## job 1182
Design digital_loc, start of the top module:
module digital_loc(
    input key_a,
    input key_b,
    input key_c,
    input key_d,
    input reset,
	 input clk,
    output [6:0] postion_state,
	 output  [3:0] x,
	 output reg [1:0] Led2,
	 output  [3:0] selector,
	 output reg dot,
	 output S_CLK,
	 output LR_CLK,
	 output M_CLK,
	 output  Sin
    );
export LEC_CHECK = 0
export ABC_AREA = 1
export CAP_MARGIN = 0
export CORE_MARGIN = 2
export CORE_UTILIZATION = 72
export CTS_CLUSTER_DIAMETER = 390
export CTS_CLUSTER_SIZE = 15
export PLACE_DENSITY_LB_ADDON = 0.05
export SETUP_SLACK_MARGIN = 0.37
export SLEW_MARGIN = 20
create_clock -name core_clock -period 3.03 [get_ports {clk}]
run.sh (not shown) runs the stock make flow with config.mk's settings and CLKGATE_MAP_FILE=.
[inputs] job 8500 vs job 1182
- a deleted ABC_AREA that had been 1
- a deleted SETUP_SLACK_MARGIN that had been 0.37
- a deleted CTS_CLUSTER_SIZE that had been 15
- a change of CAP_MARGIN from 0 to 20
- a deleted PLACE_DENSITY_LB_ADDON that had been 0.05
- a deleted CTS_CLUSTER_DIAMETER that had been 390
- a change of CORE_UTILIZATION from 72 to 58
- a change of the clock period (ns, I/O delays scaled along) from 3.03 to 6.89
==> comparison <==
Met2 layer usage reported by global route: job 8500 < job 1182
Job 8500 vs job 1182: final worst hold slack up
Post-synthesis instance total of job 8500 falls short of that of job 1182 by more than a quarter.
From job 1182 to job 8500 the numbers moved as follows: length of the first detailed-routing pass in iterations decreased by 5 relative to the old numbers, cell count listed in synth_stat.txt lower, worst setup slack picked up an extra 2.17 ns, leakage power of the design -0.0017 µW, sequential share of layout area climbed 4.8 points.
Against job 1182, global-route wire length before repair in job 8500 came out better.
In summary, job 8500 completed successfully, with a layout that passed the timing, design-rule and antenna checks.
NOTE inverter count job 1182->job 8500 decreased by more than half
Measured against each other, job 8500 and job 1182 differ in fraction of power consumed by combinational cells, the lower figure coming from job 8500.
diff inputs: job 8500 => job 4089
- an added CORE_ASPECT_RATIO of 0.69
- an added CTS_CLUSTER_SIZE of 12
- an added ABC_AREA of 1
- a change of CORE_UTILIZATION from 58 to 72
- a change of the clock period (ns, I/O delays scaled along) from 6.89 to 2.97
==> comparison <==
Against job 8500, number of buffers other than clock buffers in the final layout in job 4089 rose by more than 100%. Of job 4089 and job 8500, the lower number of standard cells in the final layout excluding fillers belongs to job 8500. Register-to-register slack delta (job 4089 − job 8500): unfavourable. On worst setup slack after placement: between job 4089 and job 8500, it ends up higher for job 8500.
## Diff of input files: job 3980 against job 4089
- CORE_ASPECT_RATIO removed (was 0.69)
- SETUP_SLACK_MARGIN newly set to 0.7
- CTS_CLUSTER_DIAMETER newly set to 379
- CTS_CLUSTER_SIZE changed from 12 to 11
- the clock period (ns, I/O delays scaled along) changed from 2.97 to 2.96
Results
Final cell count, job 3980 vs job 4089: up by a few percent. Job 4089 -> job 3980: total length of routed met3 wires decreased by a little under 10%. Sort job 4089 and job 3980 by register-to-register slack, ascending, and job 3980 comes first. Looking at source of the critical timing path, the A_min1[1]$_DFFE_PN0P_ result is from job 3980; the A_H2[1]$_DFFE_PN0P_ one comes from job 4089. Job 3980 has die extent in y above what job 4089 had. Going from job 4089 to job 3980, total power draw went down about 2.1%, via count went up about 5.4%, area occupied by registers went up about 0.3%, detailed placement HPWL went down about 6%. Job 3980 ends up with a worst slack at placement that is 0.046 ns lower than in job 4089. When the final numbers for job 4089 and job 3980 were put side by side, the number of buffers inserted by post-CTS setup repair turned out to be greater in job 3980. Compared with job 4089, job 3980 shows non-clock buffer count higher by 62%.
The following lists how job 6235 was set up differently from job 3980:
- CTS_CLUSTER_SIZE: 11 -> unset
- CTS_CLUSTER_DIAMETER: 379 -> unset
- ABC_AREA: 1 -> unset
- SETUP_SLACK_MARGIN: 0.7 -> unset
- CORE_UTILIZATION: 72 -> 70
- the clock period (ns, I/O delays scaled along): 2.96 -> 4.47
==> results <==
- [compare] base=job 3980 new=job 6235: final-layout clock-cell area share climbed 1.8 points, placer congestion estimate dropped about 5%.
- [job 6235 vs job 3980] proportion of power drawn by flip-flops and latches: lower in job 6235
- Fraction of standard cell area that is sequential: job 6235 > job 3980
- Job 6235 vs. job 3980: die size down 5.4%, non-clock buffer count went down.
- Total power of the final layout was lower in job 6235 than in job 3980.
- In job 6235, chip area line of the yosys report is lower than in job 3980.
> inputs changed (job 6235 -> job 3580)
- CORE_UTILIZATION now 40, was 70
- the clock period (ns, I/O delays scaled along) now 4.9, was 4.47
### Flow results
In the tables for job 3580 and job 6235, final cell area excluding filler cells reads lower with job 6235. Utilization job 6235 -> job 3580: down. When job 3580 is set beside job 6235, its worst hold slack turns out to be 0.022 ns larger. Sum of routed wire length over all layers went up by a few percent going from job 6235 to job 3580. Job 3580: final clock period utilization by the worst path is 6.9 points lower than what job 6235 reported. Changes observed in job 3580 relative to job 6235: number of signal-net buffers in the layout now sits lower, largest net degree at the start of global routing now sits lower, part of the total power dissipated in combinational logic now sits at about the same level.


the baseline:
digital_loc again, from the RTL that the note above started with.
make LEC_CHECK=0 CAP_MARGIN=20 CELL_PAD_IN_SITES_GLOBAL_PLACEMENT=0 CORE_MARGIN=2 CORE_UTILIZATION=72 CTS_CLUSTER_DIAMETER=32 GPL_TIMING_DRIVEN=1 MIN_ROUTING_LAYER=met1 PLACE_DENSITY_LB_ADDON=0.27 SLEW_MARGIN=20 finish   # period 3.02 ns
The layout from the baseline, despite a flow that completed every stage, fails the layout checks, with the failing checks listed as negative setup slack.
> inputs changed (the baseline -> the candidate)
Settings: CORE_UTILIZATION: 72 -> 40; GPL_TIMING_DRIVEN: 1 -> unset; MIN_ROUTING_LAYER: met1 -> unset; CTS_CLUSTER_DIAMETER: 32 -> unset; CELL_PAD_IN_SITES_GLOBAL_PLACEMENT: 0 -> unset; PLACE_DENSITY_LB_ADDON: 0.27 -> unset; the clock period (ns, I/O delays scaled along): 3.02 -> 5.3.
Findings:
The candidate has completed all stages; timing, DRC and antenna checks passed.
Relative to the baseline, fill cell instance count of the final layout increased by 2747 in the candidate.
[the candidate vs the baseline] overall power of the completed layout: lower in the candidate
Internal power component: the candidate vs the baseline down 52%
Looking at worst path setup slack after routing, the candidate sits 0.96 ns above the baseline.
Data required time at the worst endpoint up 1.82 ns in the candidate wrt the baseline
Changes observed in the candidate relative to the baseline: number of global-route vias before repair now smaller, number of resized instances in the post-cts repair step lower.


Starting RTL as in the previous note.
==> flow/config.mk <==
export PLATFORM = sky130hd
export DESIGN_NAME = digital_loc
export DESIGN_NICKNAME = digital_loc
export VERILOG_FILES = /design/flow/design.v
export SDC_FILE = /design/flow/constraint.sdc
export NUM_CORES = 4
export LEC_CHECK = 0
export ABC_AREA = 1
export CAP_MARGIN = 20
export CORE_MARGIN = 2
export CORE_UTILIZATION = 72
export CTS_CLUSTER_SIZE = 15
export HOLD_SLACK_MARGIN = 0.3
export PLACE_DENSITY_LB_ADDON = 0.01
export SETUP_SLACK_MARGIN = 0.22
export SLEW_MARGIN = 20
==> flow/constraint.sdc <==
create_clock -name core_clock -period 3.0 [get_ports {clk}]
set_input_delay 0.6000 -clock core_clock [delete_from_list [all_inputs] [get_ports {clk}]]
set_output_delay 0.6000 -clock core_clock [all_outputs]
set_load 0.01 [all_outputs]
The first run completed without violations.
Then changed:
- ABC_AREA: 1 -> default
- CORE_UTILIZATION: 72 -> 10
- CTS_CLUSTER_SIZE: 15 -> default
- HOLD_SLACK_MARGIN: 0.3 -> default
- PLACE_DENSITY_LB_ADDON: 0.01 -> default
- SETUP_SLACK_MARGIN: 0.22 -> default
- clock period: 3.0 -> 12.7 ns (I/O delays scaled with it)
Result: Routed wire length decreases by 20%; register-to-register slack improves by 8800 ps; die size increases to 6.4 times its value; total power decreases by 75%; global-route usage decreases by 35 points; final cell count increases by about 33%; count of clock-buffer cells in the layout is unchanged; synthesized cell count decreases by 27%; synthesized area decreases by about 8%; core utilization decreases by 71 points; flip-flop count is unchanged.
Then changed:
- ABC_AREA: default -> 1
- CORE_UTILIZATION: 10 -> 72
- clock period: 12.7 -> 2.97 ns (I/O delays scaled with it)
Now the flow completed and failed the layout checks on negative hold slack. Power rose to 4.1 times its value. Non-clock buffer count climbs by 59. Final area drops by 0.87%. Synthesized cell count went up by about 37%. Setup slack gets worse by 6600 ps. Global-route usage is higher by 33 points. Clock-buffer cell count went down by 4. Routed wire length grows by about 20%. Utilization grows by 70 points.
Then changed:
- CORE_UTILIZATION: 72 -> 70
- clock period: 2.97 -> 3.21 ns (I/O delays scaled with it)
Outcome: With this change the flow finished with timing, DRC and antenna clean. Worst setup slack got worse by 30 ps. Worst hold slack improved by 68 ps. Final area fell by about 0.9%. Clock-buffer cell count grows by 3. Die area rises by about 2.8%. Wire length shrinks by about 0.8%. Total power is lower by 4.3%. Utilization came out lower by 3.4 points.


digital_loc again, from the RTL that the note above started with.
Settings: LEC_CHECK=0, CAP_MARGIN=20, CELL_PAD_IN_SITES_GLOBAL_PLACEMENT=0, CORE_MARGIN=2, CORE_UTILIZATION=72, CTS_CLUSTER_DIAMETER=231, GPL_TIMING_DRIVEN=1, MIN_ROUTING_LAYER=met1, PLACE_DENSITY=0.38, SLEW_MARGIN=20; clock period 2.95 ns.
The starting point finished but failed the layout checks on setup timing.
Then changed:
Settings changed: CELL_PAD_IN_SITES_GLOBAL_PLACEMENT 0 to default, CORE_UTILIZATION 72 to 29, CTS_CLUSTER_DIAMETER 231 to default, GPL_TIMING_DRIVEN 1 to default, MIN_ROUTING_LAYER met1 to default, PLACE_DENSITY 0.38 to default.
Clock period 2.95 ns to 5.3 ns, I/O delays scaled along.
Result: The new run completed without violations; sequential share of layout area rose by 1.1 points; wire length fell by 5.3%; sequential cell count does not change; worst setup slack improves by 1.0 ns; via count fell by 7.9%; final area fell by 3.2%; synthesized area does not change; non-clock buffer count fell by 110; worst hold slack improves by 0.49 ns; cell count rose by 14%.
Then changed:
Settings changed: CORE_UTILIZATION 29 to 69, PLACE_DENSITY from default to 0.39.
Clock period 5.3 ns to 7.13 ns, I/O delays scaled along.
Result: Flip-flop count does not change; synthesized cell count does not change; design area fell by 2.9%; die size goes down by 57%; worst hold slack is about the same; critical path depth is lower by 1; routed wire length drops by 8.2%; via count is lower by 0.38%; register-to-register slack improved by 2.1 ns.
Power and IR drop assume default switching activity.
